Setup of v55:
==> flow/design.v (excerpt) <==
module top_coldstorage(
  input         clk,           
  input         rst_n,         
  output        led_fan,       
  output        led_hum,       
  input         sda_lcd_in,
  output        sda_lcd_oe,
  output        scl_lcd,
  input         rx,
  output        tx
);
Size: ~3200 cells after synthesis.
clock: 4.05 ns
lec_check: 0
abc_area: 1
cap_margin: 20
core_margin: 2
core_utilization: 72
cts_cluster_size: 47
place_density_lb_addon: 0.09
setup_slack_margin: 0.99
slew_margin: 20
run.sh (not shown) runs the stock make flow with config.mk's settings and CLKGATE_MAP_FILE=.
What the final checks of v55 revealed, after a flow that finished every stage, was a layout that fails on capacitance limit, slew limit, setup timing.
For v49, these inputs were changed with respect to v55:
diff --git a/flow/config.mk b/flow/config.mk
--- a/flow/config.mk
+++ b/flow/config.mk
@@ -14 +14 @@
-export SETUP_SLACK_MARGIN = 0.99
+export SETUP_SLACK_MARGIN = 0.78
==> flow/constraint.sdc <==
create_clock -name core_clock -period 3.08 [get_ports {clk}]
set_input_delay 0.6160 -clock core_clock [delete_from_list [all_inputs] [get_ports {clk}]]
set_output_delay 0.6160 -clock core_clock [all_outputs]
set_load 0.01 [all_outputs]
- v49 did not finish: a tool error stopped it during global routing.
- The synthesized-area fraction occupied by xor and xnor cells on v55 is in line with that on v49.
- Reported for v49 and v55, synthesized cell count turned out identical to the last digit.
- The number of instances in the placed design of v49 exceeds that of v55 by 120.
- Summary — HPWL after detailed placement, v49 relative to v55: higher, by about 2.8%.
- From v55 to v49, chip area did not move at all.
- In v49, the number of cells upsized or downsized after cts came out 230 above the value in v55.
[inputs] v5 vs v49
diff --git a/flow/config.mk b/flow/config.mk
--- a/flow/config.mk
+++ b/flow/config.mk
@@ -8 +7,0 @@
-export ABC_AREA = 1
@@ -11,4 +10 @@
-export CORE_UTILIZATION = 72
-export CTS_CLUSTER_SIZE = 47
-export PLACE_DENSITY_LB_ADDON = 0.09
-export SETUP_SLACK_MARGIN = 0.78
+export CORE_UTILIZATION = 40
==> flow/constraint.sdc <==
create_clock -name core_clock -period 5.41 [get_ports {clk}]
set_input_delay 1.0820 -clock core_clock [delete_from_list [all_inputs] [get_ports {clk}]]
set_output_delay 1.0820 -clock core_clock [all_outputs]
set_load 0.01 [all_outputs]
==> results <==
v5: flow completed, timing, DRC and antenna clean
Compared with v49, in v5 half-perimeter wire length after detailed placement went down about 7%, chip area went up 80%, number of unique standard cell types used by synthesis went up 56%.
Compared with v49, v5 shows a lower share of the yosys chip area belonging to registers.
As of v5, cell count listed in synth_stat.txt had fallen by a little under 10% compared to v49.
On multiplexer area fraction after synthesis, the lower figure sits with v49, not v5.
Setup changes, v5 to v50
diff --git a/flow/config.mk b/flow/config.mk
--- a/flow/config.mk
+++ b/flow/config.mk
@@ -7,0 +8 @@
+export ABC_AREA = 1
@@ -10 +11,3 @@
-export CORE_UTILIZATION = 40
+export CORE_UTILIZATION = 72
+export PLACE_DENSITY = 0.64
+export SETUP_SLACK_MARGIN = -0.22
==> flow/constraint.sdc <==
create_clock -name core_clock -period 3.0 [get_ports {clk}]
set_input_delay 0.6000 -clock core_clock [delete_from_list [all_inputs] [get_ports {clk}]]
set_output_delay 0.6000 -clock core_clock [all_outputs]
set_load 0.01 [all_outputs]
### Flow results
- Status v50: flow complete, layout not clean - setup timing
- v50 — half-perimeter wire length after placement 10% higher, v5 as reference
- Looking at register fraction of the total cell area, v50 sits 3.0 points below v5.
- Post-synthesis compound-gate area fraction in v50 is 2.9 points below v5.
- v5 ended up with uart_string_inst.tx_msg[5][6] as its capturing element of the worst setup path; v50 ended up with uart_string_inst.tx_msg[3][6].
- On v50: multiplexer fraction of the synthesized cell area is 1.2 points lower than what v5 gave.
- Diff v5..v50 | number of flops mapped to enable cells by yosys | negligible
- Compared with v5, v50 shows a higher buffers inserted during post-CTS setup optimization.
- Looking only at clock skew, and setting everything else aside, the higher value of v5 and v50 goes to v50.
- Compared to v5, v50 has average wire per cell in the routed design about 30% higher.
